File: flow/design.v
`timescale 1ns / 1ps
module fixed_point_linear #(
    parameter INTEGER_W = 16,
    parameter FRACTIONAL_W = 16,
    parameter VALUE_OG_WIDTH = INTEGER_W + FRACTIONAL_W,
    parameter K_WIDTH = 32,  
    parameter B_WIDTH = INTEGER_W + FRACTIONAL_W,
    parameter VALUE_OUT_WIDTH = INTEGER_W + FRACTIONAL_W,
    parameter MULT_RESULT_WIDTH = VALUE_OG_WIDTH + K_WIDTH
) (
    input  logic clk,
    input  logic rst_n,
    input  logic signed [VALUE_OG_WIDTH-1:0] value_og,
    input  logic signed [K_WIDTH-1:0] k,
    input  logic signed [B_WIDTH-1:0] b,
    input  logic                      valid_i,
    output logic                      ready_o,
    input  logic                      ready_i,
    output logic                      valid_o,
    output logic signed [VALUE_OUT_WIDTH-1:0] value_out
);
    logic signed [VALUE_OG_WIDTH-1:0] value_og_reg;
    logic signed [K_WIDTH-1:0] k_reg;
    logic signed [B_WIDTH-1:0] b_reg;
    logic signed [MULT_RESULT_WIDTH-1:0] multiplication_reg;
    logic signed [MULT_RESULT_WIDTH-1:0] scaled_mult_reg;
    logic signed [VALUE_OUT_WIDTH-1:0] value_out_reg;
    logic valid_stage1, valid_stage2, valid_stage3, valid_stage4;
    logic signed [MULT_RESULT_WIDTH-1:0] multiplication;
    logic signed [MULT_RESULT_WIDTH-1:0] scaled_mult;
    logic signed [MULT_RESULT_WIDTH-1:0] addition;
    logic signed [VALUE_OUT_WIDTH-1:0] max_positive;
    logic signed [VALUE_OUT_WIDTH-1:0] max_negative;
    assign ready_o = ~valid_stage1 || (valid_stage1 && ready_i);
    always_ff @(posedge clk) begin
        if (!rst_n) begin
            value_og_reg <= '0;
            k_reg <= '0;
            b_reg <= '0;
            valid_stage1 <= 1'b0;
        end else begin
            if (ready_o) begin  
                value_og_reg <= value_og;
                k_reg <= k;
                b_reg <= b;
                valid_stage1 <= valid_i;
            end
        end
    end
    always_ff @(posedge clk) begin
        if (!rst_n) begin
            multiplication_reg <= '0;
            valid_stage2 <= 1'b0;
        end else begin
            if (valid_stage1) begin  
                multiplication_reg <= value_og_reg * k_reg;
                valid_stage2 <= valid_stage1;
            end else begin
                valid_stage2 <= 1'b0;
            end
        end
    end
    assign multiplication = multiplication_reg;
    always_ff @(posedge clk) begin
        if (!rst_n) begin
            scaled_mult_reg <= '0;
            valid_stage3 <= 1'b0;
        end else begin
            if (valid_stage2) begin  
                scaled_mult_reg <= multiplication >>> FRACTIONAL_W;  
                valid_stage3 <= valid_stage2;
            end else begin
                valid_stage3 <= 1'b0;
            end
        end
    end
    assign scaled_mult = scaled_mult_reg;
    always_ff @(posedge clk) begin
        if (!rst_n) begin
            value_out_reg <= '0;
            valid_stage4 <= 1'b0;
        end else begin
            if (valid_stage3) begin  
                addition = scaled_mult + {{(MULT_RESULT_WIDTH-B_WIDTH){b_reg[B_WIDTH-1]}}, b_reg};
                max_positive = (1 << (VALUE_OUT_WIDTH-1)) - 1;   
                max_negative = -(1 << (VALUE_OUT_WIDTH-1));      
                if ($signed(addition) > $signed(max_positive)) begin
                    value_out_reg <= max_positive;
                end else if ($signed(addition) < $signed(1'b0)) begin
                    value_out_reg <= 0;
                end else begin
                    value_out_reg <= addition[VALUE_OUT_WIDTH-1:0];
                end
                valid_stage4 <= valid_stage3;
            end else begin
                valid_stage4 <= 1'b0;
            end
        end
    end
    always_ff @(posedge clk) begin
        if (!rst_n) begin
            valid_o <= 1'b0;
            value_out <= '0;
        end else begin
            if (ready_i) begin  
                valid_o <= valid_stage4;
                value_out <= value_out_reg;
            end
        end
    end
endmodule
`timescale 1ns / 1ps
module fifo #(
    parameter DATA_WIDTH = 32,
    parameter DEPTH = 16,
    parameter START_NUMBER = 0
)(
    input  logic clk,
    input  logic reset_n,
    output  logic [DATA_WIDTH-1:0] s_axis_tdata,
    output  logic s_axis_tvalid,
    input logic s_axis_tready,
    input logic [DATA_WIDTH-1:0] m_axis_tdata,
    input logic m_axis_tvalid,
    output  logic m_axis_tready
);
    logic [DATA_WIDTH-1:0] mem [0:DEPTH-1];
    logic [$clog2(DEPTH)-1:0] wr_ptr;
    logic [$clog2(DEPTH)-1:0] rd_ptr;
    logic [$clog2(DEPTH):0] count;
    logic full, empty;
    assign full = (count == DEPTH);
    assign empty = (count == 0);
    assign m_axis_tready = !full;  
    assign s_axis_tvalid = (!empty);
    always_ff @(posedge clk or negedge reset_n) begin
        if (!reset_n) begin
            wr_ptr <= 0;
            rd_ptr <= 0;
            count <= START_NUMBER;
            s_axis_tdata <= 0;
        end else begin
            if (m_axis_tvalid && m_axis_tready) begin
                mem[wr_ptr] <= m_axis_tdata;
                wr_ptr <= (wr_ptr == DEPTH-1) ? 0 : wr_ptr + 1;
            end
            if (s_axis_tvalid && s_axis_tready ) begin
                s_axis_tdata <= mem[rd_ptr];
                rd_ptr <= (rd_ptr == DEPTH-1) ? 0 : rd_ptr + 1;
            end
            case ({m_axis_tvalid && m_axis_tready, s_axis_tvalid && s_axis_tready})
                2'b01: count <= count - 1;   
                2'b10: count <= count + 1;   
                2'b11: count <= count;       
                default: ;                   
            endcase
        end
    end
endmodule
`timescale 1ns / 1ps
module parallel_DAC #(     
    parameter FIFO_DEPTH = 4,
    parameter DATA_WIDTH = 32,
    parameter START_NUMBER = 4       
)(
    input logic      in_clk,
    input logic      in_reset,
    input logic      in_sdo, 
    input logic [DATA_WIDTH-1:0] in_data,
    input logic      valid, 
    output logic      ready,
    output logic     out_sclk,
    output logic     out_ss,
    output logic     out_sdio,
    output logic     out_busy,
    output logic        sel_1_0,
    output logic        sel_1_1,
    output logic        sel_2_0,
    output logic        sel_2_1,
    output logic        AS2_r,
    output logic [15:0] out_data
);
    logic      in_start;
    logic [5:0] timer;
    logic sclk, sclk_buf;
    logic sdio, ss, busy;
    logic [15:0] dout;
    logic [7:0] counter_data;
    logic [3:0] timer_sclk;
    logic [5:0] timer_delay;
    logic [15:0] data;
    logic sclk_pos; assign sclk_pos = ~sclk_buf & sclk;
    logic sclk_neg; assign sclk_neg = ~sclk & sclk_buf;
    logic     data_went;
    assign data [15:0] = in_data[15:0];
    assign out_sdio = sdio;
    assign out_sclk = sclk;
    assign out_ss = ss;
    assign out_busy = busy;
    logic [2:0] sel_r;
    logic block;
    always_ff @(posedge in_clk or negedge in_reset) begin
        if(!in_reset) begin
            timer_sclk <= 4'd0;
        end else begin
            timer_sclk <= (in_start && (timer_sclk < 4'd5)) ? 
                         timer_sclk + 1 : 4'd0;
        end
    end
    always_ff @(posedge in_clk or negedge in_reset) begin
        if(!in_reset) begin
            in_start <= 'd0;
        end else if (valid && ready ) begin
            in_start <= 1'b1;
        end else if (timer_delay == 6'd30 )
            in_start <= 'd0;
    end
    always_ff @(posedge in_clk or negedge in_reset) begin
        if(!in_reset) begin
            out_data <= 'd0;
        end else if (in_start) begin
            if (timer_delay == 6'd29) begin
                out_data <= data;
            end 
        end
    end
    always_ff @(posedge in_clk or negedge in_reset) begin
        if(!in_reset) begin
            sclk <= 1'b1;
        end else begin
            if(in_start) begin
                if(timer_sclk == 4'd4 && counter_data != 8'd16) 
                    sclk <= ~sclk;
                else if(counter_data == 8'd16) 
                    sclk <= 1'b1;
            end else begin
                sclk <= 1'b1;
            end
        end
    end
    always_ff @(posedge in_clk or negedge in_reset) begin
        if(!in_reset) begin
            sclk_buf <= 1'b1;
        end else begin
            sclk_buf <= sclk;
        end
    end
    always_ff @(posedge in_clk or negedge in_reset) begin
        if(!in_reset) begin
            counter_data <= 8'd0;
        end else begin
            if(in_start) begin
                if(sclk_pos && (counter_data < 8'd16)) 
                    counter_data <= counter_data + 1;
                else if( !in_start)
                    counter_data <= 8'd0;
            end else begin
                counter_data <= 8'd0;
            end
        end
    end
    always_ff @(posedge in_clk or negedge in_reset) begin
        if(!in_reset) begin
            dout <= 16'd0;
            block <= 0;
        end else begin
            if(in_start && !block) begin
                if(counter_data == 8'd0) begin
                    dout <= in_data[31:16];
                end else if((counter_data > 0) && (counter_data < 16) && sclk_neg) begin
                    dout <= {dout[14:0], 1'b0};
                end else if(counter_data == 16)
                 block <= 1'b1;   
            end else if (!in_start) begin
                block <= 1'b0;
            end
        end
    end
        always_comb begin
        if(!in_reset) begin
            ready <= 1'b0;
        end else begin
            if (valid && !in_start) begin
                ready <= 1'b1;
            end else  begin
                ready <= 1'b0;
            end
        end
    end
    always_ff @(posedge in_clk or negedge in_reset) begin
        if(!in_reset) begin
            sdio <= 1'b0;
        end else begin
            sdio <= (in_start) ? dout[15] : 1'b0;
        end
    end
    always_ff @(posedge in_clk or negedge in_reset) begin
        if(!in_reset) begin
            timer_delay <= 6'd0;
        end else begin
            if(in_start) begin
                if((counter_data == 8'd16) && (timer_delay < 6'd30)) 
                    timer_delay <= timer_delay + 1;
                else if(counter_data != 8'd16) 
                    timer_delay <= 6'd0;
            end else begin
                timer_delay <= 6'd0;
            end
        end
    end
    always_ff @(posedge in_clk or negedge in_reset) begin
        if(!in_reset) begin
            ss <= 1'b1;
        end else begin
            ss <= (busy) ? 1'b0 : 1'b1;
        end
    end
    always_ff @(posedge in_clk or negedge in_reset) begin
        if(!in_reset) begin
            busy <= 1'b0;
            data_went <= 1'b0; 
        end else begin
            if( in_start) begin
                busy <= (timer_delay != 6'd30);          
                data_went <= (timer_delay == 6'd29); 
            end else begin
                busy <= 1'b0;
            end
        end
    end
     always_ff @(posedge in_clk) begin
    if (!in_reset) begin
        sel_r <= 'b0;
        AS2_r <= 1'b0;
    end else if (data_went) begin
            sel_r<=sel_r + 1'b1;
       end else if(sel_r == 3'b010) begin
            AS2_r <= 1'b1;
        end else if(sel_r == 3'b100) begin
            sel_r <= 'b0;
            AS2_r <= 1'b0;
        end
end
assign sel_1_0 = (sel_r == 3'b001);
assign sel_1_1 = (sel_r == 3'b010);
assign sel_2_0 = (sel_r == 3'b011);
assign sel_2_1 = (sel_r == 3'b100);
endmodule
`timescale 1ns / 1ps
module top#(       
    parameter FIFO_DEPTH = 16,
    parameter DATA_WIDTH = 32,
    parameter START_NUMBER = 0    
)(
    input  logic        GCLK,
    input  logic        OTG_RESETN,
    input  logic [DATA_WIDTH-1:0] wdatax,
    input  logic [DATA_WIDTH-1:0] wdatay,
    input  logic        validx,
    input  logic        validy,
    input  logic [DATA_WIDTH-1:0] kx_u,
    input  logic [DATA_WIDTH-1:0] bx_u,
    input  logic [DATA_WIDTH-1:0] kx_c,
    input  logic [DATA_WIDTH-1:0] bx_c,
    input  logic [DATA_WIDTH-1:0] ky_u,
    input  logic [DATA_WIDTH-1:0] by_u,
    input  logic [DATA_WIDTH-1:0] ky_c,
    input  logic [DATA_WIDTH-1:0] by_c,
    output logic        sel_1_0,
    output logic        sel_1_1,
    output logic        sel_2_0,
    output logic        sel_2_1,
    output logic        AS2_r,
    output  logic       wready,
    output logic        JB1,
    output logic        JB2,
    output logic        JB3,
    output logic        JB4,
    output logic        JB7,
    output logic        JB8,
    output logic        JB9,
    output logic        JB10,
    output logic        JA1,
    output logic        JA2,
    output logic        JA3,
    output logic        JA4,
    output logic        JA7,
    output logic        JA8,
    output logic        JA9,
    output logic        JA10,
    output logic        JC1_N,
    output logic        JC1_P,
        input logic        JC2_N,
    output logic        JC2_P,
    output logic        JC3_P
);
 assign JC1_P = 1'b0;
 logic [31:0]  in_data;
 logic  in_valid;
 logic in_ready;
    logic                  u_ready;
    logic                  u_valid;
    logic [DATA_WIDTH-1:0] u_data;
    logic                  c_ready;
    logic                  c_valid;
    logic [DATA_WIDTH-1:0] c_data;  
    logic [DATA_WIDTH-1:0] k_u;
    logic [DATA_WIDTH-1:0] b_u;
    logic [DATA_WIDTH-1:0] k_c;
    logic [DATA_WIDTH-1:0] b_c;
    logic [DATA_WIDTH-1:0] wdata;
    logic  wvalid;
    logic  store_valid;
    logic  done; 
always_ff @(posedge GCLK or negedge OTG_RESETN) begin
    if (!OTG_RESETN) begin
        store_valid <= 1'b0;
        done<= 1'b0;
    end else begin
        if (validx && validy) begin
            store_valid <= validy;
            done <= validy;
        end else if (!validx && !validy && u_valid) begin
            done <= store_valid;
            store_valid <=1'b0;
        end
    end
end
always_ff @(posedge GCLK or negedge OTG_RESETN) begin
        if (!OTG_RESETN) begin
        wdata <= '0;
        k_u <= '0;
        b_u <= '0;
        k_c <= '0;
        b_c <= '0;
        wvalid <= 1'b0;
    end else if (validx) begin
        wdata <= wdatax;
        k_u <= kx_u;
        b_u <= bx_u;
        wvalid <= validx;
    end else if (u_valid) begin
        if (store_valid) begin
            wdata <= wdatay;
            k_u <= ky_u;
            b_u <= by_u;
            k_c <= kx_c;
            b_c <= bx_c;
            wvalid <= u_valid;
        end else if (done) begin
            k_c <= ky_c;
            b_c <= by_c;
        end
    end else begin
        wdata <= '0;
        wvalid <= 1'b0;
    end
end
parallel_DAC #(
    .FIFO_DEPTH(FIFO_DEPTH),
    .DATA_WIDTH(DATA_WIDTH),
    .START_NUMBER(START_NUMBER)
)dac_inst (
    .in_clk(GCLK),
    .in_reset(OTG_RESETN),
    .in_sdo(JC2_N), 
    .in_data(in_data),
    .out_sclk(JC2_P),
    .out_ss(JC1_N),
    .out_sdio(JC3_P),
    .out_busy(),
    .AS2_r(AS2_r),
    .valid(in_valid), 
    .sel_1_0(sel_1_0),
    .sel_1_1(sel_1_1),
    .sel_2_0(sel_2_0),
    .sel_2_1(sel_2_1),
    .ready(in_ready),
    .out_data({JA1,JA2,JA3,JA4,JA7,JA8,JA9,JA10,JB1,JB2,JB3,JB4,JB7,JB8,JB9,JB10})
);
    fifo #(
        .DATA_WIDTH(DATA_WIDTH),
        .DEPTH(FIFO_DEPTH)
    ) fifo_inst (
        .clk(GCLK),
        .reset_n(OTG_RESETN),
        .s_axis_tdata(in_data),
        .s_axis_tvalid(in_valid),
        .s_axis_tready(in_ready),
        .m_axis_tdata({wdata[31:16],c_data[31:16]}),
        .m_axis_tvalid(c_valid),
        .m_axis_tready(c_ready)
    );
fixed_point_linear mult_u (
    .clk(GCLK),
    .rst_n(OTG_RESETN),
    .value_og({wdata[15:0],16'b0}),
    .k(k_u),
    .b(b_u),
    .valid_i(wvalid),
    .ready_o(wready),
    .ready_i(u_ready),
    .valid_o(u_valid),
    .value_out(u_data)
);
fixed_point_linear mult_code (
    .clk(GCLK),
    .rst_n(OTG_RESETN),
    .value_og(u_data),
    .k(k_c),
    .b(b_c),
    .valid_i(u_valid),
    .ready_o(u_ready),
    .ready_i(c_ready),
    .valid_o(c_valid),
    .value_out(c_data)
);
endmodule
File: flow/run.sh
#!/bin/bash
# the make line also repeats each setting of config.mk as NAME=value (left out here)
make -C /OpenROAD-flow-scripts/flow DESIGN_CONFIG=/design/flow/config.mk WORK_HOME=/design/flow/orfs CLKGATE_MAP_FILE= finish
File: flow/config.mk
export PLATFORM = sky130hd
export DESIGN_NAME = top
export DESIGN_NICKNAME = top
export VERILOG_FILES = /design/flow/design.v
export SDC_FILE = /design/flow/constraint.sdc
export NUM_CORES = 4
export LEC_CHECK = 0
export CAP_MARGIN = 20
export CORE_MARGIN = 2
export CORE_UTILIZATION = 72
export PLACE_DENSITY_LB_ADDON = 0.28
export SLEW_MARGIN = 20
File: flow/constraint.sdc
create_clock -name core_clock -period 7.52 [get_ports {GCLK}]
set_input_delay 1.5040 -clock core_clock [delete_from_list [all_inputs] [get_ports {GCLK}]]
set_output_delay 1.5040 -clock core_clock [all_outputs]
set_load 0.01 [all_outputs]
==> flow_metrics.tcl, run 1 <==
# place-and-route summary
set metrics [dict create \
    vdd_drop_max_mv 0.257 \
    final-hold-violation-count 0 \
    relSlewSlack_pct 25.0 \
    synthTopCellsByCount "fa_1 (1570), nand2_1 (1510), inv_1 (1479)" \
    setup_ws_ns -0.483 \
    dp_cells 12477 \
    pg_clk_mw 6.37 \
    tool_warnings 56 \
    ff2ff_path_depth 34 \
    async_flop_share_pct 21.2 \
    p_int_mw 13.1 \
    antenna_found_initial 11 \
    final_util_pct 82.5 \
    most_common_cell "fa_1" \
    syn2layout_area_growth_pct 13.7 \
    crit_end "mult_code.multiplication_reg[47]" \
    r2r_start "mult_code.value_og_reg[9]" \
    slew_violations 0 \
    ys_cells 10311 \
    path_clk_slew_ns 0.07 \
    yosys.area_share.simple_pct 13.5 \
    period_used_pct 106 \
    die_y_um 385 \
    worstPathArrival_ns 8.61 \
    rows 139 \
    hp-class "flip-flop to flip-flop" \
    slowest_stage "fa_1" \
    gr-total-overflow 0 \
    regArea_um2 31700 \
    drt-initial-drc-count 9074 \
    grt_pass1_wl_mm 459 \
    power_frac_comb_pct 27.3 \
    grt_max_degree 138 \
    p_total_mw 19.7 \
    edf_count 512 \
    cpMostUsedCell "fa_1" \
    io_pins 351 \
    clk_latency_ns 0.86 \
    mux_area_share_pct 3.51 \
    so_faults "negative setup slack" \
    post_drt_wl_per_cell_um 23.4 \
    leakage_nw 52.5 \
    grt_pass1_vias 85063 \
    aoi_share_pct 8.53 \
    p_switching_mw 6.58 \
    place_area_um2 113000 \
    hpwl_mm 209 \
    crit_cells 34 \
    path_max_fanout 6 \
    fp-utilization_pct 72.6 \
    powerSeq_mw 7.96 \
    adder_share_pct 35.1 \
    logic_area_um2 66100 \
    place_ws_ns -0.949 \
    ant_nets 0 \
    clkPwrFrac_pct 32.3 \
    port_buffers 348 \
    syn-num-nets 12621 \
    synth_area_um2 104000 \
    power-top-group "sequential cells" \
    yosys.stat.seqShare_pct 30.3 \
    drcViolationCount 0 \
    outcome "finished with violations" \
    r2r_end "mult_code.multiplication_reg[47]" \
    crit_required_ns 8.13 \
    cts_sinks 1256 \
    worstHoldPathCells 1 \
    power.density_nw_per_um2 166 \
    start_kind "flip-flop" \
    syn_inst 10311 \
    r2r_setup_slack_ns -0.48 \
    max-clock-path-buffers 3 \
    netlist.area_leader.share_pct 30.1 \
    logic_family "adder cells" \
    ys_warn_count 5 \
    place_congestion 0.963 \
    tightestPinTransition_ns 1.12 \
    flop_cell "edfxtp_1" \
    skew_ns 0.155 \
    synth_cell_types 93 \
    min_period_ns 8.00 \
    seqPwrFrac_pct 40.4 \
    cts-buffers-inserted 121 \
    cts_root_buf "clkbuf_16" \
    cp_top_family "adder cells" \
    startpoint "mult_code.value_og_reg[9]" \
    first_pass_iters 8 \
    swShare_pct 33.4 \
    vias_per_cell 6.29 \
    vias 80360 \
    final_nets 13067 \
    synthXorXnorAreaFrac_pct 1.57 \
    critPathKind "flip-flop to flip-flop" \
    p_comb_mw 5.38 \
    max_freq_mhz 125 \
    core_area_um2 144000 \
    chipArea_um2 148000 \
    worstHoldStart "dac_inst.busy" \
    die_w_um 385 \
    whs_endpoint "dac_inst.ss" \
    maxCapViolCount 0 \
    syn_area_per_cell_um2 10.1 \
    grt_usage_pct 40.2 \
    cp-end-kind "flip-flop" \
    routed_wl_mm 299 \
    synthTopCellsByArea "fa_1 (30%), edfxtp_1 (15%), dfxtp_1 (9.2%)" \
    synth-seq-cells 1256 \
    finalNonFillerCells 12773 \
    slowest_delay_ns 0.58 \
    fillers 7737 \
    rsz0062_at_grt "true" \
    setup_viol 26 \
    cts-htree-levels 3 \
    ys_area_um2 104000 \
    cp_num_buf_inv 13 \
    cts_tree "built" \
    final_cell_area_um2 119000 \
    synth_top_cell_by_area "fa_1" \
]
==> final cells by class <==
type	count	area share (%)
clock buffers	164	2.85
multi-input cells	6982	55.6
repair buffers	914	7.43
well taps	1903	2.01
inverters	1482	4.70
diodes	9	0.0190
clock inverters	63	0.662
flip-flops and latches	1256	26.7
==> per-layer routing <==
layer	share of wire, %	routed length (µm)	track usage, %
met5	0.012	35	0
met4	6.5	19500	21.7
met3	11	33600	8.44
met2	48	142000	65.5
met1	35	103000	50.9
==> metrics by stage <==
step | hold slack (ns) | setup TNS [ns]
CTS | 0.351 | -1.12
finish | 0.350 | -7.11
detailed placement | 0.342 | -17.79
global placement | 0.340 | -11.77
floorplan | 0.337 | -0.0195
global route | 0.367 | -13.15
==> repair_timing <==
action / in CTS / in global routing
buffers inserted: 31 / 31
resized: 178 / 184
pin swaps: 94 / 113
hold buffers: 0 / 0
cloned: 2 / 5
setup endpoints to repair: 32 / 34
==> run 2: changes to the inputs <==
Settings changed: CAP_MARGIN 20 to 35, CORE_UTILIZATION 72 to 65, CTS_CLUSTER_DIAMETER set to 267, CTS_CLUSTER_SIZE set to 10, MIN_ROUTING_LAYER set to met1, PLACE_DENSITY_LB_ADDON 0.28 to unset, SETUP_SLACK_MARGIN set to -0.23, SLEW_MARGIN 20 to 5.
Clock period 7.52 ns to 7.56 ns, I/O delays scaled along.
==> flow_metrics.tcl, run 2 <==
# place-and-route summary
set metrics [dict create \
    yosys.stat.seqShare_pct 30.3 \
    most_common_cell "fa_1" \
    ff2ff_path_depth 27 \
    cts_sinks 1256 \
    synthTopCellsByCount "fa_1 (1570), nand2_1 (1510), inv_1 (1479)" \
    antenna_found_initial 6 \
    cpMostUsedCell "fa_1" \
    grt_max_degree 182 \
    die_y_um 405 \
    setup_viol 14 \
    max_freq_mhz 127 \
    port_buffers 348 \
    grt_usage_pct 36.2 \
    dp_cells 12694 \
    swShare_pct 33.1 \
    chipArea_um2 164000 \
    power-top-group "sequential cells" \
    synthXorXnorAreaFrac_pct 1.57 \
    syn2layout_area_growth_pct 13.8 \
    rsz0062_at_grt "true" \
    pg_clk_mw 6.52 \
    worstHoldPathCells 0 \
    cp_num_buf_inv 6 \
    min_period_ns 7.85 \
    whs_endpoint "dac_inst.sclk_buf" \
    drcViolationCount 0 \
    slowest_stage "fa_1" \
    async_flop_share_pct 21.2 \
    path_clk_slew_ns 0.08 \
    hpwl_mm 216 \
    gr-total-overflow 0 \
    logic_family "adder cells" \
    tightestPinTransition_ns 0.991 \
    synthTopCellsByArea "fa_1 (30%), edfxtp_1 (15%), dfxtp_1 (9.2%)" \
    p_switching_mw 6.51 \
    relSlewSlack_pct 33.9 \
    clkPwrFrac_pct 33.2 \
    netlist.area_leader.share_pct 30.1 \
    antenna_cells 0 \
    synth_area_um2 104000 \
    period_used_pct 104 \
    slew_violations 0 \
    outcome "finished with violations" \
    ys_area_um2 104000 \
    powerSeq_mw 7.91 \
    slowest_delay_ns 0.56 \
    clk_latency_ns 0.81 \
    seqPwrFrac_pct 40.2 \
    r2r_setup_slack_ns -0.29 \
    fp-utilization_pct 65.2 \
    final_nets 13104 \
    crit_cells 27 \
    tns_ns -1.76 \
    p_total_mw 19.7 \
    drt-initial-drc-count 6847 \
    place_ws_ns -0.690 \
    core_area_um2 160000 \
    setup_ws_ns -0.292 \
    finalNonFillerCells 12973 \
    rows 147 \
    tool_warnings 54 \
    cp_top_family "adder cells" \
    grt_pass1_wl_mm 453 \
    startpoint "mult_code.k_reg[8]" \
    worstPathArrival_ns 8.48 \
    start_kind "flip-flop" \
    finalHoldWorstSlack_ns 0.417 \
    final-hold-violation-count 0 \
    flop_cell "edfxtp_1" \
    vdd_drop_max_mv 0.319 \
    ys_cells 10311 \
    cts_tree "built" \
    final_cell_area_um2 119000 \
    ant_nets 0 \
    yosys.area_share.simple_pct 13.5 \
    edf_count 512 \
    vias_per_cell 5.93 \
    power_frac_comb_pct 26.6 \
    so_faults "negative setup slack" \
    maxCapViolCount 0 \
    mux_area_share_pct 3.51 \
    cp-end-kind "flip-flop" \
    aoi_share_pct 8.53 \
    post_drt_wl_per_cell_um 22.6 \
    path_max_fanout 8 \
    place_area_um2 113000 \
    first_pass_iters 6 \
    cts-buffers-inserted 143 \
    adder_share_pct 35.1 \
    ys_warn_count 5 \
    power.density_nw_per_um2 165 \
    syn-num-nets 12621 \
    place_congestion 0.966 \
    p_int_mw 13.1 \
    hp-class "flip-flop to flip-flop" \
    final_util_pct 74.3 \
    skew_ns 0.0753 \
    synth_cell_types 93 \
    ctsHoldBuffers 0 \
    crit_end "mult_code.multiplication_reg[63]" \
    die_w_um 405 \
    synth-seq-cells 1256 \
    cts-htree-levels 4 \
    io_pins 351 \
    grt_pass1_vias 79767 \
    cts_root_buf "clkbuf_16" \
    leakage_nw 52.5 \
    fillers 11437 \
    vias 76906 \
    max-clock-path-buffers 3 \
    synth_top_cell_by_area "fa_1" \
    critPathKind "flip-flop to flip-flop" \
    r2r_start "mult_code.k_reg[8]" \
    syn_area_per_cell_um2 10.1 \
    routed_wl_mm 293 \
    r2r_end "mult_code.multiplication_reg[63]" \
    worstHoldStart "dac_inst.sclk" \
    p_comb_mw 5.23 \
    crit_required_ns 8.18 \
    syn_inst 10311 \
]
==> run 2: what timing repair did <==
action,CTS,global route
cloned,0,7
gates resized,70,171
setup endpoints to repair,18,24
pin swaps,35,118
setup buffers,13,40
==> run 2: routing by layer <==
| layer | GRT usage [%] | wire [µm] | vias to the layer above |
|---|---|---|---|
| met1 | 49.3 | 115000 | 38832 |
| met4 | 12.9 | 12400 | 2 |
| met2 | 59.3 | 140000 | 3596 |
| met3 | 5.68 | 26100 | 672 |
| li1 | - | - | 33804 |
| met5 | 0 | 7 | - |
==> run 2: layout make-up <==
type,instances,area [µm²],share of cell area (%)
clock buffer,223,3900,3.28
clock inverter,15,395,0.333
tap,2086,2610,2.20
inverter,1482,5570,4.69
sequential,1256,31700,26.7
timing repair buffer,929,9010,7.58
multi-input combinational,6982,65700,55.2
==> run 3: changes to the inputs <==
Settings changed: CAP_MARGIN 35 to 20, CORE_UTILIZATION 65 to 59, CTS_CLUSTER_DIAMETER 267 to unset, CTS_CLUSTER_SIZE 10 to unset, MIN_ROUTING_LAYER met1 to unset, SETUP_SLACK_MARGIN -0.23 to 1.55, SLEW_MARGIN 5 to 20.
Clock period 7.56 ns to 6.79 ns, I/O delays scaled along.
==> flow_metrics.tcl, run 3 <==
# place-and-route summary
set metrics [dict create \
    startpoint "mult_code.k_reg[6]" \
    whs_endpoint "dac_inst.ss" \
    vias 76251 \
    powerSeq_mw 8.73 \
    wl_met3_mm 19.5 \
    synth-seq-cells 1256 \
    aoi_share_pct 8.53 \
    p_int_mw 15.4 \
    skew_ns 0.0506 \
    clk_latency_ns 0.81 \
    synth_top_cell_by_area "fa_1" \
    die_w_um 425 \
    rsz0062_at_grt "true" \
    critPathKind "flip-flop to flip-flop" \
    start_kind "flip-flop" \
    finalNonFillerCells 13455 \
    ctsHoldBuffers 0 \
    grt_pass1_vias 80279 \
    drt-initial-drc-count 5930 \
    place_ws_ns -1.34 \
    syn_inst 10311 \
    ant_nets 0 \
    slowest_delay_ns 0.54 \
    slew_violations 0 \
    top_layer_used "met5" \
    cp-end-kind "flip-flop" \
    setup_ws_ns -1.10 \
    drcViolationCount 0 \
    adder_share_pct 35.1 \
    rows 154 \
    core_area_um2 176000 \
    slowest_stage "fa_1" \
    ys_cells 10311 \
    die_y_um 425 \
    final_util_pct 70.0 \
    power-top-group "sequential cells" \
    flop_cell "edfxtp_1" \
    ys_area_um2 104000 \
    leakage_nw 54.3 \
    place_congestion 0.933 \
    cp_top_family "adder cells" \
    most_common_cell "fa_1" \
    dr_wl_met2_mm 142 \
    yosys.area_share.simple_pct 13.5 \
    relSlewSlack_pct 25.7 \
    so_faults "negative setup slack" \
    tool_warnings 55 \
    cp_num_buf_inv 9 \
    power_frac_comb_pct 27.4 \
    dp_cells 13082 \
    ys_warn_count 5 \
    maxCapViolCount 0 \
    power.density_nw_per_um2 185 \
    gr-total-overflow 0 \
    antenna_found_initial 12 \
    worstHoldStart "dac_inst.busy" \
    edf_count 512 \
    swShare_pct 32.7 \
    async_flop_share_pct 21.2 \
    outcome "finished with violations" \
    r2r_start "mult_code.k_reg[6]" \
    ff2ff_path_depth 31 \
    cts-htree-levels 4 \
    fp-utilization_pct 59.3 \
    min_period_ns 7.89 \
    cts_root_buf "clkbuf_16" \
    seqPwrFrac_pct 38.2 \
    r2r_end "mult_code.multiplication_reg[63]" \
    mux_area_share_pct 3.51 \
    setup_viol 44 \
    fillers 13511 \
    syn_area_per_cell_um2 10.1 \
    vdd_drop_max_mv 0.221 \
    worstPathArrival_ns 8.51 \
    worstHoldPathCells 1 \
    p_switching_mw 7.46 \
    crit_required_ns 7.41 \
    synthXorXnorAreaFrac_pct 1.57 \
    final-hold-violation-count 0 \
    io_pins 351 \
    post_drt_wl_per_cell_um 22.0 \
    cts_tree "built" \
    chipArea_um2 180000 \
    hpwl_mm 223 \
    tightestPinTransition_ns 1.11 \
    p_total_mw 22.8 \
    crit_cells 31 \
    cpMostUsedCell "fa_1" \
    r2r_setup_slack_ns -1.10 \
    p_comb_mw 6.26 \
    final_nets 13306 \
    grt_pass1_wl_mm 462 \
    syn2layout_area_growth_pct 18.0 \
    period_used_pct 116 \
    first_pass_iters 6 \
    synth_area_um2 104000 \
    logic_family "adder cells" \
    routed_wl_mm 297 \
    crit_end "mult_code.multiplication_reg[63]" \
    port_buffers 348 \
    cts_sinks 1256 \
    vias_per_cell 5.67 \
    grt_usage_pct 33.3 \
    path_max_fanout 4 \
    synthTopCellsByCount "fa_1 (1570), nand2_1 (1510), inv_1 (1479)" \
    syn-num-nets 12621 \
    synth_cell_types 93 \
    hp-class "flip-flop to flip-flop" \
    grt_max_degree 150 \
    netlist.area_leader.share_pct 30.1 \
    yosys.stat.seqShare_pct 30.3 \
    synthTopCellsByArea "fa_1 (30%), edfxtp_1 (15%), dfxtp_1 (9.2%)" \
    path_clk_slew_ns 0.07 \
    cts-buffers-inserted 138 \
    drt-met1-wl_mm 122 \
    max_freq_mhz 127 \
    pg_clk_mw 7.84 \
    max-clock-path-buffers 3 \
    clkPwrFrac_pct 34.4 \
]
-- run 3: stage by stage --
stage                     cell area (µm²)  hold WS, ns  setup TNS, ns
after CTS                          122000        0.358         -26.59
final                              123000        0.358         -29.54
after detailed placement           115000        0.350         -32.29
after global routing               123000        0.374         -40.51
after floorplan                    106000        0.337          -4.28
after global placement             115000        0.345         -27.66
-- run 3: per-layer routing --
metal	vias to the layer above	track usage [%]
li1	34258	-
met1	38916	45.6
met2	2567	54.7
met3	504	4.11
met4	6	12.8
met5	-	0
-- run 3: cell type report --
| cell class | instances | area [µm²] | share of cell area, % |
|---|---|---|---|
| Multi-Input combinational cell | 6982 | 67200 | 54.5 |
| Inverter | 1482 | 5580 | 4.53 |
| Timing Repair Buffer | 1136 | 10900 | 8.84 |
| Clock buffer | 201 | 4020 | 3.26 |
| Antenna cell | 4 | 10.0 | 0.00813 |
| Clock inverter | 54 | 800 | 0.649 |
| Tap cell | 2340 | 2930 | 2.38 |
| Sequential cell | 1256 | 31800 | 25.8 |
-- run 3: what timing repair did --
action	CTS	global route
cloned	3	1
pin swaps	224	133
setup buffers	69	40
resized	324	154
setup endpoints to repair	85	90
endpoints found under the hold margin	0	0
==> run 4: changes to the inputs <==
Settings changed: CORE_UTILIZATION 59 to 50, PLACE_DENSITY set to 0.6, SETUP_SLACK_MARGIN 1.55 to unset.
Clock period 6.79 ns to 5.99 ns, I/O delays scaled along.
==> flow_metrics.tcl, run 4 <==
# place-and-route summary
set metrics [dict create \
    outcome "finished with violations" \
    so_faults "negative setup slack" \
    powerSeq_mw 9.91 \
    tool_warnings 53 \
    synthTopCellsByArea "fa_1 (30%), edfxtp_1 (15%), dfxtp_1 (9.2%)" \
    ant_nets 0 \
    r2r_setup_slack_ns -1.74 \
    hpwl_mm 224 \
    finalHoldWorstSlack_ns 0.230 \
    crit_cells 29 \
    io_pins 351 \
    synth_cell_types 93 \
    grt_pass1_vias 79773 \
    chipArea_um2 212000 \
    netlist.area_leader.share_pct 30.1 \
    gr-total-overflow 0 \
    wl_met3_mm 17.9 \
    post_drt_wl_per_cell_um 21.2 \
    grt_pass1_wl_mm 463 \
    ctsHoldBuffers 0 \
    die_y_um 461 \
    grt_usage_pct 28.2 \
    vias 75946 \
    synth_area_um2 104000 \
    aoi_share_pct 8.53 \
    place_ws_ns -1.91 \
    cts-htree-levels 4 \
    core_area_um2 207000 \
    drt-met1-wl_mm 127 \
    cp-end-kind "flip-flop" \
    fp-utilization_pct 50.4 \
    most_common_cell "fa_1" \
    r2r_start "mult_code.k_reg[7]" \
    yosys.area_share.simple_pct 13.5 \
    port_buffers 348 \
    ys_warn_count 5 \
    synth-seq-cells 1256 \
    p_switching_mw 8.49 \
    pg_clk_mw 9.18 \
    final_nets 13392 \
    critPathKind "flip-flop to flip-flop" \
    vdd_drop_max_mv 0.267 \
    mux_area_share_pct 3.51 \
    min_period_ns 7.73 \
    synth_top_cell_by_area "fa_1" \
    tns_ns -71.73 \
    power-top-group "sequential cells" \
    die_w_um 461 \
    place_congestion 0.911 \
    regArea_um2 31800 \
    dp_cells 13633 \
    cts_sinks 1256 \
    synthTopCellsByCount "fa_1 (1570), nand2_1 (1510), inv_1 (1479)" \
    cts_root_buf "clkbuf_16" \
    final_util_pct 60.1 \
    grt_max_degree 130 \
    yosys.stat.seqShare_pct 30.3 \
    path_clk_slew_ns 0.07 \
    tightestPinTransition_ns 1.13 \
    routed_wl_mm 296 \
    leakage_nw 54.9 \
    startpoint "mult_code.k_reg[7]" \
    final-hold-violation-count 0 \
    p_comb_mw 7.16 \
    clk_latency_ns 0.81 \
    skew_ns 0.0448 \
    start_kind "flip-flop" \
    setup_ws_ns -1.74 \
    power.density_nw_per_um2 211 \
    syn_area_per_cell_um2 10.1 \
    seqPwrFrac_pct 37.8 \
    cpMostUsedCell "fa_1" \
    slowest_delay_ns 0.56 \
    rsz0062_at_grt "true" \
    cts-buffers-inserted 141 \
    period_used_pct 129 \
    async_flop_share_pct 21.2 \
    synthXorXnorAreaFrac_pct 1.57 \
    dr_wl_met2_mm 141 \
    rows 167 \
    hp-class "primary input to async pin" \
    first_pass_iters 6 \
    relSlewSlack_pct 24.2 \
    adder_share_pct 35.1 \
    power_frac_comb_pct 27.3 \
    swShare_pct 32.3 \
    finalNonFillerCells 13990 \
    logic_family "adder cells" \
    antenna_found_initial 7 \
    crit_end "mult_code.multiplication_reg[63]" \
    top_layer_used "met5" \
    clkPwrFrac_pct 35.0 \
    syn_inst 10311 \
    cp_top_family "adder cells" \
    max-clock-path-buffers 3 \
    crit_required_ns 6.63 \
    p_int_mw 17.8 \
    r2r_end "mult_code.multiplication_reg[63]" \
    syn2layout_area_growth_pct 19.4 \
    maxCapViolCount 0 \
    cts_tree "built" \
    setup_viol 74 \
    ys_cells 10311 \
    cp_num_buf_inv 7 \
    drcViolationCount 0 \
    slowest_stage "fa_1" \
    edf_count 512 \
    worstPathArrival_ns 8.38 \
    logic_area_um2 67000 \
    syn-num-nets 12621 \
    slew_violations 0 \
    ys_area_um2 104000 \
    flop_cell "edfxtp_1" \
    ff2ff_path_depth 29 \
    drt-initial-drc-count 5165 \
    path_max_fanout 6 \
    vias_per_cell 5.43 \
    fillers 17544 \
    max_freq_mhz 129 \
]
## run 4: through the flow
step,area (µm²),power [mW]
finish,125000,26.2
global route,125000,27.5
CTS,123000,26.2
detailed placement,117000,16.8
global placement,117000,16.7
floorplan,105000,13.9
## run 4: repair_timing
action | in CTS | in global routing
pin swaps | 144 | 222
buffers inserted | 47 | 59
setup endpoints to repair | 75 | 80
resized | 257 | 248
cloned | 9 | 1
## run 4: cell type report
cell class / instances / share of cell area (%)
antenna: 3 / 0.00602
clock buffer: 190 / 3.15
clock inverter: 70 / 0.830
inverter: 1482 / 4.48
multi-input combinational: 6982 / 53.8
sequential: 1256 / 25.5
tap: 2788 / 2.80
timing repair buffer: 1219 / 9.48
## run 4: routing by layer
layer	up-vias	track usage (%)
met4	2	9.39
met1	38803	39.2
met3	410	3.51
met2	2310	46.1
met5	-	0
li1	34421	-
==> run 5: changes to the inputs <==
Settings changed: CAP_MARGIN 20 to 30, CORE_MARGIN 2 to 4, CORE_UTILIZATION 50 to 36, CTS_CLUSTER_SIZE set to 19, GPL_ROUTABILITY_DRIVEN set to 0, PLACE_DENSITY 0.6 to unset, PLACE_DENSITY_LB_ADDON set to 0.01, SETUP_SLACK_MARGIN set to 0.35, TNS_END_PERCENT set to 5.
Clock period 5.99 ns to 10.0 ns, I/O delays scaled along.
==> flow_metrics.tcl, run 5 <==
# place-and-route summary
set metrics [dict create \
    outcome "finished clean" \
    synthXorXnorAreaFrac_pct 1.57 \
    vias_per_cell 5.04 \
    ys_warn_count 5 \
    hpwl_mm 240 \
    syn_area_per_cell_um2 10.1 \
    yosys.stat.seqShare_pct 30.3 \
    r2r_end "mult_code.multiplication_reg[54]" \
    adder_share_pct 35.1 \
    routed_wl_mm 323 \
    chipArea_um2 299000 \
    grt_max_degree 187 \
    worstHoldPathCells 1 \
    min_period_ns 8.98 \
    crit_required_ns 10.66 \
    die_w_um 546 \
    rsz0062_at_grt "false" \
    start_kind "flip-flop" \
    async_flop_share_pct 21.2 \
    final_util_pct 40.7 \
    aoi_share_pct 8.53 \
    yosys.area_share.simple_pct 13.5 \
    cts_sinks 1256 \
    cp_top_family "adder cells" \
    seqPwrFrac_pct 39.5 \
    relSlewSlack_pct 34.0 \
    ys_cells 10311 \
    p_total_mw 15.3 \
    grt.busiest_layer "met2" \
    first_pass_iters 5 \
    finalNonFillerCells 14356 \
    maxCapViolCount 0 \
    cts-buffers-inserted 155 \
    cp-end-kind "flip-flop" \
    ys_area_um2 104000 \
    slowest_stage "dfxtp_1" \
    slowest_delay_ns 0.97 \
    power.density_nw_per_um2 130 \
    ff2ff_path_depth 28 \
    port_buffers 348 \
    vias 72295 \
    post_drt_wl_per_cell_um 22.5 \
    netlist.area_leader.share_pct 30.1 \
    synth_cell_types 93 \
    ant_nets 0 \
    logic_family "adder cells" \
    slew_violations 0 \
    grt_pass1_vias 77620 \
    clkPwrFrac_pct 36.1 \
    p_int_mw 10.2 \
    grt_usage_pct 21.7 \
    synth_top_cell_by_area "fa_1" \
    die_y_um 546 \
    antenna_found_initial 17 \
    r2r_start "mult_code.value_og_reg[5]" \
    mux_area_share_pct 3.51 \
    ctsResizeCount 0 \
    critPathKind "flip-flop to flip-flop" \
    crit_cells 28 \
    use_met3_pct 2.12 \
    io_pins 351 \
    worstPathArrival_ns 9.64 \
    pg_clk_mw 5.52 \
    tns_ns 0 \
    most_common_cell "fa_1" \
    gr-total-overflow 0 \
    syn-num-nets 12621 \
    max_freq_mhz 111 \
    use_met1_pct 30.4 \
    cts-htree-levels 4 \
    max-clock-path-buffers 4 \
    clk_latency_ns 0.87 \
    leakage_nw 50.8 \
    crit_end "mult_code.multiplication_reg[54]" \
    path_clk_slew_ns 0.06 \
    r2r_setup_slack_ns 1.02 \
    drcViolationCount 0 \
    syn_inst 10311 \
    p_comb_mw 3.73 \
    tightestPinTransition_ns 0.988 \
    whs_endpoint "dac_inst.ss" \
    syn2layout_area_growth_pct 12.4 \
    cp_num_buf_inv 7 \
    synthTopCellsByArea "fa_1 (30%), edfxtp_1 (15%), dfxtp_1 (9.2%)" \
    power-top-group "sequential cells" \
    fp-utilization_pct 36.2 \
    drt-initial-drc-count 4319 \
    cts_root_buf "clkbuf_16" \
    dp_cells 14069 \
    vdd_drop_max_mv 0.229 \
    period_used_pct 89.8 \
    grt_pass1_wl_mm 497 \
    core_area_um2 288000 \
    skew_ns 0.111 \
    finalHoldWorstSlack_ns 0.372 \
    cts_tree "built" \
    ctsHoldBuffers 0 \
    hp-class "flip-flop to flip-flop" \
    synth-seq-cells 1256 \
    globalRouteMet2Util_pct 36.7 \
    rows 197 \
    powerSeq_mw 6.03 \
    power_frac_comb_pct 24.4 \
    setup_viol 0 \
    edf_count 512 \
    final_nets 12759 \
    cpMostUsedCell "fa_1" \
    path_max_fanout 9 \
    flop_cell "edfxtp_1" \
    synthTopCellsByCount "fa_1 (1570), nand2_1 (1510), inv_1 (1479)" \
    final-hold-violation-count 0 \
    worstHoldStart "dac_inst.busy" \
    swShare_pct 33.3 \
    tool_warnings 49 \
    p_switching_mw 5.08 \
    synth_area_um2 104000 \
    startpoint "mult_code.value_og_reg[5]" \
    cts_setup_buffers 0 \
]
run 5: metrics by stage:
step / worst slack [ns] / area, µm²
CTS: 1.05 / 117000
floorplan: 2.20 / 104000
global placement: 1.09 / 112000
global route: 0.595 / 117000
finish: 1.02 / 117000
detailed placement: 1.13 / 112000
run 5: area by class of cell:
class	instances	area, µm²
diodes	3	7.51
multi-input cells	6982	65100
well taps	3781	4730
inverters	1482	5570
clock inverters	73	623
flip-flops and latches	1256	31600
repair buffers	572	5290
fillers	28373	171000
clock buffers	207	4320
run 5: metal layers:
metal | vias to the layer above | share of wire (%) | wire (µm)
li1 | 33173 | - | -
met1 | 37452 | 46 | 149000
met2 | 1400 | 48 | 156000
met3 | 270 | 3.7 | 11900
met4 | 0 | 2.0 | 6420
met5 | - | 0 | 0
==> run 6: changes to the inputs <==
Settings changed: CAP_MARGIN 30 to 20, CORE_MARGIN 4 to 2, CORE_UTILIZATION 36 to 72, CTS_CLUSTER_DIAMETER set to 306, CTS_CLUSTER_SIZE 19 to unset, GPL_ROUTABILITY_DRIVEN 0 to unset, PLACE_DENSITY set to 0.38, PLACE_DENSITY_LB_ADDON 0.01 to unset, SETUP_SLACK_MARGIN 0.35 to unset, TNS_END_PERCENT 5 to unset.
Clock period 10.0 ns to 5.32 ns, I/O delays scaled along.
==> flow_metrics.tcl, run 6 <==
# place-and-route summary
set metrics [dict create \
    finalHoldWorstSlack_ns 0.200 \
    synthTopCellsByArea "fa_1 (30%), edfxtp_1 (15%), dfxtp_1 (9.2%)" \
    maxCapViolCount 0 \
    cts_tree "built" \
    cts-htree-levels 4 \
    skew_ns 0.0810 \
    drt-initial-drc-count 8799 \
    place_ws_ns -2.68 \
    synth_top_cell_by_area "fa_1" \
    syn-num-nets 12621 \
    power.density_nw_per_um2 240 \
    post_drt_wl_per_cell_um 23.7 \
    edf_count 512 \
    setup_ws_ns -2.50 \
    final-hold-violation-count 0 \
    p_int_mw 19.4 \
    startpoint "mult_code.value_og_reg[12]" \
    clk_latency_ns 0.81 \
    path_max_fanout 6 \
    place_area_um2 116000 \
    chipArea_um2 148000 \
    adder_share_pct 35.1 \
    hp-class "primary input to async pin" \
    outcome "finished with violations" \
    max_freq_mhz 128 \
    vdd_drop_max_mv 0.326 \
    antenna_found_initial 9 \
    start_kind "flip-flop" \
    rsz0062_at_grt "true" \
    synth_area_um2 104000 \
    seqPwrFrac_pct 37.9 \
    r2r_setup_slack_ns -2.50 \
    fillers 7504 \
    most_common_cell "fa_1" \
    flop_cell "edfxtp_1" \
    slowest_delay_ns 0.56 \
    tool_warnings 58 \
    syn_inst 10311 \
    max-clock-path-buffers 3 \
    relSlewSlack_pct 23.7 \
    worstPathArrival_ns 8.46 \
    crit_end "mult_code.multiplication_reg[54]" \
    ys_warn_count 5 \
    slowest_stage "fa_1" \
    logic_family "adder cells" \
    syn2layout_area_growth_pct 18.1 \
    port_buffers 348 \
    synthTopCellsByCount "fa_1 (1570), nand2_1 (1510), inv_1 (1479)" \
    power_frac_comb_pct 29.1 \
    yosys.area_share.simple_pct 13.5 \
    so_faults "negative setup slack" \
    p_total_mw 29.6 \
    period_used_pct 147 \
    fp-utilization_pct 72.6 \
    cp_num_buf_inv 7 \
    leakage_nw 54.8 \
    drcViolationCount 0 \
    p_comb_mw 8.60 \
    pg_clk_mw 9.77 \
    die_w_um 385 \
    synth_cell_types 93 \
    aoi_share_pct 8.53 \
    path_clk_slew_ns 0.06 \
    core_area_um2 144000 \
    powerSeq_mw 11.2 \
    critPathKind "flip-flop to flip-flop" \
    ys_cells 10311 \
    power-top-group "sequential cells" \
    die_y_um 385 \
    mux_area_share_pct 3.51 \
    routed_wl_mm 311 \
    final_nets 13423 \
    cts-buffers-inserted 133 \
    yosys.stat.seqShare_pct 30.3 \
    setup_viol 84 \
    min_period_ns 7.82 \
    ys_area_um2 104000 \
    clkPwrFrac_pct 33.1 \
    swShare_pct 34.3 \
    slew_violations 0 \
    rows 139 \
    final_cell_area_um2 123000 \
    ff2ff_path_depth 27 \
    async_flop_share_pct 21.2 \
    grt_max_degree 132 \
    crit_required_ns 5.96 \
    io_pins 351 \
    gr-total-overflow 0 \
    vias_per_cell 6.18 \
    synthXorXnorAreaFrac_pct 1.57 \
    dp_cells 12774 \
    r2r_end "mult_code.multiplication_reg[54]" \
    crit_cells 27 \
    p_switching_mw 10.1 \
    ant_nets 0 \
    hpwl_mm 220 \
    cp-end-kind "flip-flop" \
    grt_pass1_wl_mm 474 \
    cts_root_buf "clkbuf_16" \
    finalNonFillerCells 13131 \
    cp_top_family "adder cells" \
    r2r_start "mult_code.value_og_reg[12]" \
    tightestPinTransition_ns 1.14 \
    syn_area_per_cell_um2 10.1 \
    cts_sinks 1256 \
    netlist.area_leader.share_pct 30.1 \
    place_congestion 0.981 \
    ctsHoldBuffers 0 \
    synth-seq-cells 1256 \
    cpMostUsedCell "fa_1" \
    first_pass_iters 9 \
    vias 81123 \
    grt_usage_pct 42.1 \
    grt_pass1_vias 85444 \
]
## run 6: what timing repair did
item,CTS,global route
pin swaps,157,177
buffers inserted,57,61
endpoints found under the hold margin,0,0
endpoints found under the setup margin,85,85
gates cloned,3,2
resized,267,213
## run 6: per-layer routing
layer  vias to the layer above  routed length [µm]  global-route usage, %
li1                      34480                   -                      -
met1                     40450              111000                   54.0
met2                      4925              146000                   67.1
met3                      1262               33300                   9.31
met4                         6               20600                   23.2
met5                         -                  46                      0
## run 6: final cells by class
cell class | instances | area, µm² | share of cell area [%]
Antenna cell | 3 | 7.51 | 0.00609
Tap cell | 1903 | 2380 | 1.93
Timing Repair Buffer | 1258 | 11800 | 9.56
Inverter | 1482 | 5580 | 4.53
Clock buffer | 192 | 3810 | 3.09
Sequential cell | 1256 | 31800 | 25.8
Multi-Input combinational cell | 6982 | 67100 | 54.4
Clock inverter | 55 | 836 | 0.678
## run 6: per-stage QoR
| step | setup TNS (ns) | util, % |
|---|---|---|
| final | -132.91 | 85.7 |
| after global routing | -147.83 | 85.7 |
| after CTS | -115.19 | 84.7 |
| after detailed placement | -130.39 | 80.5 |
| after global placement | -121.03 | 80.5 |
| after floorplan | -73.77 | - |
==> run 7: changes to the inputs <==
Settings changed: CAP_MARGIN 20 to 35, CORE_UTILIZATION 72 to 71, CTS_CLUSTER_DIAMETER 306 to 267, CTS_CLUSTER_SIZE set to 10, MIN_ROUTING_LAYER set to met1, PLACE_DENSITY 0.38 to unset, PLACE_DENSITY_LB_ADDON set to 0.15, SETUP_SLACK_MARGIN set to -0.55, SLEW_MARGIN 20 to 5.
Clock period 5.32 ns to 7.66 ns, I/O delays scaled along.
==> flow_metrics.tcl, run 7 <==
# place-and-route summary
set metrics [dict create \
    vias 77421 \
    vdd_drop_max_mv 0.205 \
    synth_top_cell_by_area "fa_1" \
    syn_inst 10311 \
    rsz0062_at_grt "true" \
    core_area_um2 146000 \
    r2r_start "mult_code.value_og_reg[13]" \
    whs_endpoint "dac_inst.ss" \
    drcViolationCount 0 \
    worstHoldStart "dac_inst.busy" \
    flop_cell "edfxtp_1" \
    p_comb_mw 5.20 \
    setup_ws_ns -0.339 \
    hp-class "flip-flop to flip-flop" \
    path_clk_slew_ns 0.06 \
    min_period_ns 8.00 \
    hpwl_mm 210 \
    place_area_um2 113000 \
    synthTopCellsByArea "fa_1 (30%), edfxtp_1 (15%), dfxtp_1 (9.2%)" \
    cts-buffers-inserted 143 \
    die_w_um 387 \
    slowest_stage "fa_1" \
    leakage_nw 52.2 \
    grt_usage_pct 39.1 \
    place_ws_ns -0.641 \
    netlist.area_leader.share_pct 30.1 \
    adder_share_pct 35.1 \
    io_pins 351 \
    fillers 8785 \
    ctsHoldBuffers 0 \
    regArea_um2 31600 \
    cts_tree "built" \
    max-clock-path-buffers 3 \
    logic_area_um2 65300 \
    cts-htree-levels 4 \
    most_common_cell "fa_1" \
    p_total_mw 19.4 \
    edf_count 512 \
    synth_area_um2 104000 \
    grt_pass1_wl_mm 455 \
    outcome "finished with violations" \
    crit_cells 26 \
    synthTopCellsByCount "fa_1 (1570), nand2_1 (1510), inv_1 (1479)" \
    rows 140 \
    startpoint "mult_code.value_og_reg[13]" \
    cp_num_buf_inv 5 \
    skew_ns 0.103 \
    ff2ff_path_depth 26 \
    power-top-group "sequential cells" \
    clk_latency_ns 0.84 \
    cpMostUsedCell "fa_1" \
    drt-initial-drc-count 8128 \
    so_faults "negative setup slack" \
    setup_viol 18 \
    tightestPinTransition_ns 1.11 \
    start_kind "flip-flop" \
    synth-seq-cells 1256 \
    aoi_share_pct 8.53 \
    antenna_cells 0 \
    max_freq_mhz 125 \
    swShare_pct 33.3 \
    tool_warnings 49 \
    synthXorXnorAreaFrac_pct 1.57 \
    maxCapViolCount 0 \
    finalHoldWorstSlack_ns 0.352 \
    final_cell_area_um2 118000 \
    cts_sinks 1256 \
    vias_per_cell 6.08 \
    final_nets 13029 \
    p_switching_mw 6.47 \
    final-hold-violation-count 0 \
    syn2layout_area_growth_pct 12.6 \
    gr-total-overflow 0 \
    p_int_mw 13.0 \
    chipArea_um2 150000 \
    crit_required_ns 8.32 \
    logic_family "adder cells" \
    relSlewSlack_pct 25.3 \
    place_congestion 0.960 \
    cp_top_family "adder cells" \
    syn_area_per_cell_um2 10.1 \
    grt_pass1_vias 82692 \
    path_max_fanout 27 \
    synth_cell_types 93 \
    cp-end-kind "flip-flop" \
    power.density_nw_per_um2 165 \
    die_y_um 387 \
    worstHoldPathCells 1 \
    antenna_found_initial 9 \
    critPathKind "flip-flop to flip-flop" \
    ys_cells 10311 \
    async_flop_share_pct 21.2 \
    crit_end "mult_code.multiplication_reg[54]" \
    yosys.area_share.simple_pct 13.5 \
    slowest_delay_ns 0.60 \
    period_used_pct 104 \
    mux_area_share_pct 3.51 \
    syn-num-nets 12621 \
    fp-utilization_pct 71.6 \
    seqPwrFrac_pct 40.0 \
    routed_wl_mm 287 \
    power_frac_comb_pct 26.8 \
    r2r_end "mult_code.multiplication_reg[54]" \
    yosys.stat.seqShare_pct 30.3 \
    r2r_setup_slack_ns -0.34 \
    ys_area_um2 104000 \
    ant_nets 0 \
    ys_warn_count 5 \
    port_buffers 348 \
    post_drt_wl_per_cell_um 22.6 \
    pg_clk_mw 6.46 \
    cts_root_buf "clkbuf_16" \
    slew_violations 0 \
    first_pass_iters 6 \
    powerSeq_mw 7.77 \
    worstPathArrival_ns 8.66 \
    grt_max_degree 185 \
    clkPwrFrac_pct 33.2 \
]
run 7: repair_timing:
action,CTS,global route
cloned,0,1
buffers inserted,0,9
setup endpoints to repair,4,21
gates resized,4,55
pin swaps,0,9
run 7: through the flow:
stage / utilization [%] / setup TNS (ns) / cells
floorplan: - / -0.352 / 10311
global placement: 77.3 / -4.37 / 12475
detailed placement: 77.4 / -6.93 / 12481
CTS: 80.4 / -6.65 / 12725
global route: 80.7 / -10.27 / 12735
finish: 80.7 / -2.60 / 12735
run 7: layout make-up:
class                           instances  share of cell area (%)
Clock buffer                          228                    3.32
Tap cell                             1917                    2.04
Timing Repair Buffer                  854                    7.06
Inverter                             1482                    4.75
Multi-Input combinational cell       6982                    55.5
Sequential cell                      1256                    26.9
Clock inverter                         16                   0.400
run 7: layer usage:
| layer | up-vias | share of wire, % | GRT usage [%] |
|---|---|---|---|
| li1 | 33646 | - | - |
| met1 | 38683 | 37 | 50.7 |
| met2 | 4235 | 48 | 63.3 |
| met3 | 845 | 10 | 8.64 |
| met4 | 12 | 5.2 | 18.3 |
| met5 | - | 0.030 | 0 |
==> run 8: changes to the inputs <==
Settings changed: CAP_MARGIN 35 to 5, CORE_UTILIZATION 71 to 72, CTS_CLUSTER_DIAMETER 267 to 44, CTS_CLUSTER_SIZE 10 to 40, MIN_ROUTING_LAYER met1 to unset, PLACE_DENSITY set to 0.62, PLACE_DENSITY_LB_ADDON 0.15 to unset, SETUP_SLACK_MARGIN -0.55 to 1.51, SLEW_MARGIN 5 to 20.
Clock period 7.66 ns to 5.29 ns, I/O delays scaled along.
==> flow_metrics.tcl, run 8 <==
# place-and-route summary
set metrics [dict create \
    outcome "finished with violations" \
    so_faults "negative setup slack" \
    max_freq_mhz 126 \
    aoi_share_pct 8.53 \
    startpoint "mult_code.value_og_reg[12]" \
    swShare_pct 35.1 \
    worstPathArrival_ns 8.62 \
    drcViolationCount 0 \
    ff2ff_path_depth 30 \
    slowest_stage "fa_1" \
    flop_cell "edfxtp_1" \
    mux_area_share_pct 3.51 \
    routed_wl_mm 314 \
    path_max_fanout 8 \
    min_period_ns 7.91 \
    p_int_mw 19.8 \
    power-top-group "sequential cells" \
    skew_ns 0.0777 \
    tns_ns -137.97 \
    most_common_cell "fa_1" \
    cts_sinks 1256 \
    p_comb_mw 8.70 \
    grt_max_degree 138 \
    chipArea_um2 148000 \
    slew_violations 0 \
    vias 81641 \
    syn2layout_area_growth_pct 19.4 \
    cts-buffers-inserted 136 \
    cp_num_buf_inv 8 \
    ys_area_um2 104000 \
    logic_family "adder cells" \
    setup_viol 85 \
    syn_inst 10311 \
    syn-num-nets 12621 \
    synthXorXnorAreaFrac_pct 1.57 \
    ant_nets 0 \
    path_clk_slew_ns 0.07 \
    clkPwrFrac_pct 34.7 \
    rsz0062_at_grt "true" \
    synth_area_um2 104000 \
    adder_share_pct 35.1 \
    ys_warn_count 5 \
    power.density_nw_per_um2 245 \
    relSlewSlack_pct 14.0 \
    syn_area_per_cell_um2 10.1 \
    core_area_um2 144000 \
    netlist.area_leader.share_pct 30.1 \
    grt_pass1_wl_mm 479 \
    die_y_um 385 \
    hpwl_mm 222 \
    io_pins 351 \
    critPathKind "flip-flop to flip-flop" \
    max-clock-path-buffers 3 \
    p_switching_mw 10.7 \
    synth-seq-cells 1256 \
    place_congestion 0.954 \
    yosys.area_share.simple_pct 13.5 \
    final-hold-violation-count 0 \
    p_total_mw 30.6 \
    synth_top_cell_by_area "fa_1" \
    power_frac_comb_pct 28.4 \
    edf_count 512 \
    tightestPinTransition_ns 1.29 \
    first_pass_iters 9 \
    rows 139 \
    final_nets 13455 \
    cp-end-kind "flip-flop" \
    synth_cell_types 93 \
    vdd_drop_max_mv 0.347 \
    leakage_nw 55.3 \
    slowest_delay_ns 0.59 \
    powerSeq_mw 11.3 \
    cts-htree-levels 4 \
    hp-class "primary input to async pin" \
    crit_required_ns 5.99 \
    r2r_end "mult_code.multiplication_reg[58]" \
    pg_clk_mw 10.6 \
    synthTopCellsByArea "fa_1 (30%), edfxtp_1 (15%), dfxtp_1 (9.2%)" \
    cts_root_buf "clkbuf_16" \
    grt_pass1_vias 86521 \
    synthTopCellsByCount "fa_1 (1570), nand2_1 (1510), inv_1 (1479)" \
    crit_cells 30 \
    yosys.stat.seqShare_pct 30.3 \
    r2r_start "mult_code.value_og_reg[12]" \
    setup_ws_ns -2.62 \
    maxCapViolCount 0 \
    gr-total-overflow 0 \
    tool_warnings 64 \
    seqPwrFrac_pct 36.8 \
    fp-utilization_pct 72.6 \
    drt-initial-drc-count 9152 \
    start_kind "flip-flop" \
    post_drt_wl_per_cell_um 23.9 \
    cpMostUsedCell "fa_1" \
    die_w_um 385 \
    period_used_pct 150 \
    grt_usage_pct 42.4 \
    antenna_found_initial 8 \
    async_flop_share_pct 21.2 \
    cp_top_family "adder cells" \
    r2r_setup_slack_ns -2.62 \
    cts_tree "built" \
    ys_cells 10311 \
    vias_per_cell 6.20 \
    port_buffers 348 \
    crit_end "mult_code.multiplication_reg[58]" \
    clk_latency_ns 0.83 \
]
run 8: timing repair:
action,4_1_cts,5_1_grt
cloned,2,1
buffers inserted,77,31
pin swaps,205,140
hold buffers,0,0
resized,338,232
endpoints found under the setup margin,140,138
run 8: metal layers:
metal  part of all wire [%]  track usage [%]  up-vias
met5                 0.0086                0        -
met4                    7.1             24.4        4
met3                     11             8.54     1313
met2                     47             68.2     5176
met1                     35             54.2    40604
li1                       -                -    34544
run 8: per-stage QoR:
step | instances | area (µm²) | worst slack [ns] | hold slack, ns | util [%]
final | 13165 | 125000 | -2.62 | 0.111 | 86.6
after global routing | 13164 | 125000 | -2.84 | 0.109 | 86.6
after CTS | 13132 | 123000 | -2.45 | 0.0822 | 85.7
after detailed placement | 12799 | 116000 | -2.60 | 0.365 | 80.7
after global placement | 12799 | 116000 | -2.54 | 0.342 | 80.7
after floorplan | 10311 | 106000 | -2.12 | 0.337 | -
run 8: layout make-up:
cell class | count | area [µm²]
fillers | 7130 | 19200
diodes | 1 | 2.50
multi-input cells | 6982 | 67500
well taps | 1903 | 2380
flip-flops and latches | 1256 | 31800
clock inverters | 109 | 1670
clock buffers | 145 | 3510
inverters | 1482 | 5590
repair buffers | 1287 | 12200
==> run 9: changes to the inputs <==
Settings changed: CAP_MARGIN 5 to 20, CORE_UTILIZATION 72 to 65, CTS_CLUSTER_DIAMETER 44 to unset, CTS_CLUSTER_SIZE 40 to 57, PLACE_DENSITY 0.62 to unset, SETUP_SLACK_MARGIN 1.51 to -0.41.
Clock period 5.29 ns to 6.79 ns, I/O delays scaled along.
==> flow_metrics.tcl, run 9 <==
# place-and-route summary
set metrics [dict create \
    clkPwrFrac_pct 34.6 \
    skew_ns 0.0632 \
    synthXorXnorAreaFrac_pct 1.57 \
    path_clk_slew_ns 0.06 \
    path_max_fanout 15 \
    cp-end-kind "flip-flop" \
    crit_end "mult_code.multiplication_reg[60]" \
    relSlewSlack_pct 25.2 \
    rows 147 \
    ys_cells 10311 \
    fp-utilization_pct 65.2 \
    grt_pass1_wl_mm 456 \
    tns_ns -22.49 \
    synthTopCellsByArea "fa_1 (30%), edfxtp_1 (15%), dfxtp_1 (9.2%)" \
    ctsHoldBuffers 0 \
    period_used_pct 113 \
    port_buffers 348 \
    r2r_end "mult_code.multiplication_reg[60]" \
    setup_viol 44 \
    syn2layout_area_growth_pct 15.5 \
    crit_cells 25 \
    tool_warnings 64 \
    cts-htree-levels 4 \
    top_layer_used "met5" \
    slowest_delay_ns 0.59 \
    post_drt_wl_per_cell_um 22.4 \
    yosys.stat.seqShare_pct 30.3 \
    netlist.area_leader.share_pct 30.1 \
    slowest_stage "fa_1" \
    power-top-group "sequential cells" \
    syn-num-nets 12621 \
    whs_endpoint "dac_inst.ss" \
    slew_violations 0 \
    max_freq_mhz 130 \
    die_y_um 405 \
    tightestPinTransition_ns 1.12 \
    start_kind "flip-flop" \
    startpoint "mult_code.value_og_reg[18]" \
    chipArea_um2 164000 \
    synth_area_um2 104000 \
    drt-met1-wl_mm 114 \
    dr_wl_met2_mm 140 \
    hpwl_mm 217 \
    aoi_share_pct 8.53 \
    so_faults "negative setup slack" \
    cts-buffers-inserted 135 \
    vias_per_cell 5.88 \
    min_period_ns 7.69 \
    synth-seq-cells 1256 \
    p_int_mw 15.2 \
    cpMostUsedCell "fa_1" \
    grt_max_degree 174 \
    flop_cell "edfxtp_1" \
    cp_top_family "adder cells" \
    swShare_pct 32.8 \
    die_w_um 405 \
    r2r_start "mult_code.value_og_reg[18]" \
    final_nets 13215 \
    setup_ws_ns -0.900 \
    core_area_um2 160000 \
    syn_area_per_cell_um2 10.1 \
    power.density_nw_per_um2 187 \
    adder_share_pct 35.1 \
    async_flop_share_pct 21.2 \
    pg_clk_mw 7.81 \
    worstHoldStart "dac_inst.busy" \
    edf_count 512 \
    ant_nets 0 \
    critPathKind "flip-flop to flip-flop" \
    worstHoldPathCells 1 \
    ys_area_um2 104000 \
    wl_met3_mm 26.6 \
    io_pins 351 \
    power_frac_comb_pct 26.7 \
    clk_latency_ns 0.81 \
    crit_required_ns 7.42 \
    cts_sinks 1256 \
    drcViolationCount 0 \
    dp_cells 12807 \
    first_pass_iters 9 \
    antenna_found_initial 10 \
    syn_inst 10311 \
    rsz0062_at_grt "true" \
    ff2ff_path_depth 25 \
    gr-total-overflow 0 \
    synth_top_cell_by_area "fa_1" \
    logic_family "adder cells" \
    leakage_nw 53.5 \
    max-clock-path-buffers 3 \
    p_comb_mw 6.02 \
    vdd_drop_max_mv 0.290 \
    synth_cell_types 93 \
    routed_wl_mm 293 \
    p_total_mw 22.6 \
    most_common_cell "fa_1" \
    synthTopCellsByCount "fa_1 (1570), nand2_1 (1510), inv_1 (1479)" \
    worstPathArrival_ns 8.32 \
    r2r_setup_slack_ns -0.90 \
    drt-initial-drc-count 6909 \
    outcome "finished with violations" \
    grt_usage_pct 36.4 \
    cts_root_buf "clkbuf_16" \
    final-hold-violation-count 0 \
    p_switching_mw 7.40 \
    finalHoldWorstSlack_ns 0.386 \
    grt_pass1_vias 80568 \
    place_congestion 0.948 \
    powerSeq_mw 8.74 \
    cts_tree "built" \
    cp_num_buf_inv 5 \
    yosys.area_share.simple_pct 13.5 \
    ys_warn_count 5 \
    mux_area_share_pct 3.51 \
    maxCapViolCount 0 \
    seqPwrFrac_pct 38.7 \
    finalNonFillerCells 13109 \
    vias 77136 \
    hp-class "flip-flop to flip-flop" \
]
==> run 9: what timing repair did <==
item / in CTS / in global routing
resized: 191 / 111
buffers inserted: 51 / 12
gates cloned: 1 / 2
endpoints found under the setup margin: 28 / 45
pin swaps: 79 / 24
==> run 9: layer usage <==
metal	vias up	global-route usage, %
li1	34044	-
met1	38927	49.4
met2	3507	58.8
met3	654	5.90
met4	4	14.8
met5	-	0
==> run 9: final cells by class <==
type / instances / area [µm²]
Clock inverter: 74 / 1040
Tap cell: 2086 / 2610
Antenna cell: 4 / 10.0
Fill cell: 11312 / 39400
Multi-Input combinational cell: 6982 / 66000
Timing Repair Buffer: 1048 / 9920
Sequential cell: 1256 / 31700
Clock buffer: 177 / 3720
Inverter: 1482 / 5580
==> run 9: through the flow <==
| stage | utilization (%) | setup WS, ns | cell area, µm² |
|---|---|---|---|
| after global placement | 71.4 | -1.06 | 114000 |
| after floorplan | - | -0.620 | 105000 |
| after detailed placement | 71.4 | -1.15 | 114000 |
| after CTS | 75.0 | -0.795 | 120000 |
| after global routing | 75.4 | -1.15 | 121000 |
| final | 75.4 | -0.900 | 121000 |
No activity file was given, so power comes from the tool's default toggle rates.
